## JK
==> flow/design.v <==
module ALU (
  input  logic [31:0] A, B,
  input  logic [3:0] ALUOp,
  output logic [31:0] Result,
  output logic Zero, Carry, Overflow, Negative
);
  logic [32:0] tmp;
  always_comb begin
    tmp = 33'd0;
    Carry = 0;
    Overflow = 0;
    case (ALUOp)
      4'b0000: begin  
        tmp = A + B;
        Result = tmp[31:0];
        Carry = tmp[32];
        Overflow = (~A[31] & ~B[31] & Result[31]) | (A[31] & B[31] & ~Result[31]);
      end
      4'b0001: begin  
        tmp = A - B;
        Result = tmp[31:0];
        Carry = tmp[32];
        Overflow = (A[31] & ~B[31] & ~Result[31]) | (~A[31] & B[31] & Result[31]);
      end
      4'b0010: Result = A & B;
      4'b0011: Result = A | B;
      4'b0100: Result = A ^ B;
      4'b0101: Result = ~A;
      4'b0110: Result = ~B;
      4'b0111: Result = A << B[4:0];
      4'b1000: Result = A >> B[4:0];
      4'b1001: Result = $signed(A) >>> B[4:0];
      default: Result = 32'd0;
    endcase
    Zero = (Result == 0);
    Negative = Result[31];
  end
endmodule
module ALUControl(
  input  logic [6:0] funct7,
  input  logic [2:0] funct3,
  input  logic [6:0] opcode,
  output logic [3:0] ALUOp
);
  always_comb begin
    case (opcode)
      7'b0110011: begin  
        case ({funct7, funct3})
          10'b0000000_000: ALUOp = 4'b0000;  
          10'b0100000_000: ALUOp = 4'b0001;  
          10'b0000000_111: ALUOp = 4'b0010;  
          10'b0000000_110: ALUOp = 4'b0011;  
          10'b0000000_100: ALUOp = 4'b0100;  
          10'b0000000_001: ALUOp = 4'b0111;  
          10'b0000000_101: ALUOp = 4'b1000;  
          10'b0100000_101: ALUOp = 4'b1001;  
          default: ALUOp = 4'b1111;
        endcase
      end
      default: ALUOp = 4'b1111;
    endcase
  end
endmodule
module InstructionDecoder(
  input  logic [31:0] instruction,
  output logic [6:0]  opcode,
  output logic [4:0]  rd,
  output logic [2:0]  funct3,
  output logic [4:0]  rs1,
  output logic [4:0]  rs2,
  output logic [6:0]  funct7
);
  assign opcode = instruction[6:0];
  assign rd     = instruction[11:7];
  assign funct3 = instruction[14:12];
  assign rs1    = instruction[19:15];
  assign rs2    = instruction[24:20];
  assign funct7 = instruction[31:25];
endmodule
module ALU_Pipeline(
  input  logic clk, rst,
  input  logic [31:0] A_in, B_in,
  input  logic [31:0] instr_in,
  output logic [31:0] Result_out,
  output logic Zero_out, Carry_out, Overflow_out, Negative_out
);
  logic [31:0] A_reg, B_reg;
  logic [3:0]  ALUOp;
  logic [31:0] instr_reg;
  logic [6:0] opcode, funct7;
  logic [4:0] rd, rs1, rs2;
  logic [2:0] funct3;
  logic [31:0] Result_comb;
  logic Zero_comb, Carry_comb, Overflow_comb, Negative_comb;
  always_ff @(posedge clk or posedge rst) begin
    if (rst) begin
      A_reg <= 0;
      B_reg <= 0;
      instr_reg <= 0;
    end else begin
      A_reg <= A_in;
      B_reg <= B_in;
      instr_reg <= instr_in;
    end
  end
  InstructionDecoder decoder (
    .instruction(instr_reg),
    .opcode(opcode),
    .rd(rd),
    .funct3(funct3),
    .rs1(rs1),
    .rs2(rs2),
    .funct7(funct7)
  );
  ALUControl control (
    .opcode(opcode),
    .funct3(funct3),
    .funct7(funct7),
    .ALUOp(ALUOp)
  );
  ALU alu_inst (
    .A(A_reg),
    .B(B_reg),
    .ALUOp(ALUOp),
    .Result(Result_comb),
    .Zero(Zero_comb),
    .Carry(Carry_comb),
    .Overflow(Overflow_comb),
    .Negative(Negative_comb)
  );
  always_ff @(posedge clk or posedge rst) begin
    if (rst) begin
      Result_out <= 0;
      Zero_out <= 0;
      Carry_out <= 0;
      Overflow_out <= 0;
      Negative_out <= 0;
    end else begin
      Result_out <= Result_comb;
      Zero_out <= Zero_comb;
      Carry_out <= Carry_comb;
      Overflow_out <= Overflow_comb;
      Negative_out <= Negative_comb;
    end
  end
endmodule
clock: 7.0 ns
lec_check: 0
abc_area: 1
cap_margin: 20
cell_pad_in_sites_global_placement: 0
core_aspect_ratio: 1.19
core_margin: 2
core_utilization: 50
cts_cluster_diameter: 332
cts_cluster_size: 90
gpl_timing_driven: 0
place_density: 0.42
slew_margin: 35
tns_end_percent: 5
run.sh (not shown) runs the stock make flow with config.mk's settings and CLKGATE_MAP_FILE=.
Relative to JK, the following input files were edited for MS:
Settings: SLEW_MARGIN changed from 35 to 20; PLACE_DENSITY removed (was 0.42); CORE_ASPECT_RATIO removed (was 1.19); GPL_TIMING_DRIVEN removed (was 0); CTS_CLUSTER_DIAMETER removed (was 332); CORE_UTILIZATION changed from 50 to 57; CTS_CLUSTER_SIZE removed (was 90); ABC_AREA removed (was 1); CELL_PAD_IN_SITES_GLOBAL_PLACEMENT removed (was 0); TNS_END_PERCENT removed (was 5); the clock period (ns, I/O delays scaled along) changed from 7.0 to 3.33.
==> comparison <==
Status: MS FAILED at 5_1_grt (tool error)
MS vs. JK: number of cells in Yosys stat moved down, setup fix buffers added after clock tree synthesis moved up.
Detailed-placement wirelength estimate | MS below JK
The lower area after synthesis of JK and MS is in MS.
Delta (MS minus JK): x dimension of the die went down about 5%; number of nets at floorplan lower.
Modified inputs, AL compared to MS
Settings: setting CTS_CLUSTER_SIZE to 98 for the first time; setting CTS_CLUSTER_DIAMETER to 400 for the first time; changing the clock period (ns, I/O delays scaled along) from 3.33 to 3.98.
Results
AL: flow complete, layout not clean; failing: negative setup slack. Stage in which a tool error killed MS: 5_1_grt. Comparing AL against MS, there is no change at all in post-cts hold-fix buffer tally. Diff MS -> AL: count of input and output buffers essentially unchanged; buffer count from post-CTS setup fixing decreased 18. On worst setup timing slack at the placement stage, the higher figure sits with AL, not MS. [compare] base=MS new=AL: routability-driven placement congestion ratio rose about 2.8%, placed instance count fell about 2.7%.
The following lists how TR was set up differently from AL:
Settings: PLACE_DENSITY newly set to 0.38; TNS_END_PERCENT newly set to 10; CORE_UTILIZATION changed from 57 to 64; SETUP_SLACK_MARGIN newly set to 0.93; ABC_AREA newly set to 1; CORE_ASPECT_RATIO newly set to 0.5.
==> results <==
- The runs compared here, AL and TR, all ended either early or with open violations.
- TR against AL: die size increased 760 um2, number of cells upsized or downsized after cts increased 310%.
- Chip height was higher in AL than in TR.
- TR -> AL: total clock buffers created by CTS delta 0, exact match
- The synthesized area in AL is 0.866 times that in TR.
- Of the two values seen for combinational family with the most area after synthesis, AND-OR/OR-AND gates was produced by AL and simple AND/OR/NAND/NOR gates by TR.
- Lower number of nets at floorplan goes to AL over TR.
- Row synthesized-area fraction occupied by adder cells: TR lower / AL higher

========
// ALU_Pipeline: RTL as listed in full above, without the edits since
Settings: LEC_CHECK=0, CAP_MARGIN=20, CORE_MARGIN=2, CORE_UTILIZATION=45, SLEW_MARGIN=20; clock period 3.98 ns.
The first run reached the layout checks and failed them: setup timing.
Edit:
- ABC_AREA: default -> 0
- CORE_UTILIZATION: 45 -> 66
- CTS_CLUSTER_DIAMETER: default -> 344
- CTS_CLUSTER_SIZE: default -> 20
- SETUP_SLACK_MARGIN: default -> -0.2
- TNS_END_PERCENT: default -> 5
- clock period: 3.98 -> 3.34 ns (I/O delays scaled with it)
The new run died in clock tree synthesis; synthesized cell count stays the same; die size drops by a quarter to a third; area after synthesis is unchanged.
Edit:
- ABC_AREA: 0 -> default
- CORE_UTILIZATION: 66 -> 58
- CTS_CLUSTER_DIAMETER: 344 -> default
- CTS_CLUSTER_SIZE: 20 -> default
- SETUP_SLACK_MARGIN: -0.2 -> 0.93
- TNS_END_PERCENT: 5 -> default
- clock period: 3.34 -> 5.27 ns (I/O delays scaled with it)
=> The new run finished clean. Die size rose by about 13%. Area after synthesis is unchanged. Synthesized cell count is unchanged.
Edit:
- CORE_UTILIZATION: 58 -> 40
- SETUP_SLACK_MARGIN: 0.93 -> default
- clock period: 5.27 -> 5.97 ns (I/O delays scaled with it)
The changed run finished clean.
Combinational power falls by 21%.
Setup slack improves by 86 ps.
Worst hold slack improved by 27 ps.
Total power fell by 20%.
Clock-buffer cell count came out higher by 1.
Design area came out lower by 5.9%.
Register-to-register slack gains 90 ps.

========
== run A ==
Starts from the design.v that is shown in full above.
Settings: LEC_CHECK=0, CAP_MARGIN=30, CELL_PAD_IN_SITES_GLOBAL_PLACEMENT=2, CORE_MARGIN=2, CORE_UTILIZATION=40, CTS_CLUSTER_DIAMETER=388, MAX_ROUTING_LAYER=met4, SLEW_MARGIN=20; clock period 7.0 ns.
Run A went all the way through synthesis, placement and routing and the layout is clean on timing, DRC and antenna.
Edits applied to the flow inputs when going from run A to run B:
Settings: CELL_PAD_IN_SITES_GLOBAL_PLACEMENT no longer set, was 2; CAP_MARGIN now 20, was 30; CORE_UTILIZATION now 31, was 40; CTS_CLUSTER_DIAMETER no longer set, was 388; MAX_ROUTING_LAYER no longer set, was met4; the clock period (ns, I/O delays scaled along) now 5.97, was 7.0.
Results
- Area of the mapped netlist: run B vs run A identical
- Run B vs. run A: detailed-route via count now sits higher, setup slack now sits lower, sequential share of cell area now sits lower, cell count now sits higher, area added between synthesis and finish now sits higher.
- Diff run A and run B: total power density per cell area higher in run B
Edits applied to the flow inputs when going from run B to run C:
Settings: putting CTS_CLUSTER_SIZE at 98 where nothing was set; putting CTS_CLUSTER_DIAMETER at 400 where nothing was set; swapping 31 for 57 in CORE_UTILIZATION; putting ABC_AREA at 1 where nothing was set; putting PLACE_DENSITY at 0.38 where nothing was set; putting SETUP_SLACK_MARGIN at 0.93 where nothing was set; swapping 5.97 for 3.98 in the clock period (ns, I/O delays scaled along).
Findings:
Each of the runs, namely run B and run C, reached the end of the flow and came out clean.
On synthesized area, run C does worse than run B.
Number of inverters outside the clock class in the layout, run B and run C: higher on run C
[run C] finished layout cell area rose about 17% relative to run B
Looking at launch point of the worst path, the A_reg[4] result is from run B; the instr_reg[25] one comes from run C.
Summary: with run B as the reference, fmax in run C moved up by more than half.
met3 global-route usage was lower in the run labelled run B.
Going from run B to run C, the instance area at placement was found to have gone up by about 11%.
Cmp run B and run C / area growth from synthesis to final layout / lower: run B
Going from run B to run C, layout buffer count excluding clock buffers has increased; wire length of the first global-routing pass has increased.
No activity file was given, so power comes from the tool's default toggle rates.
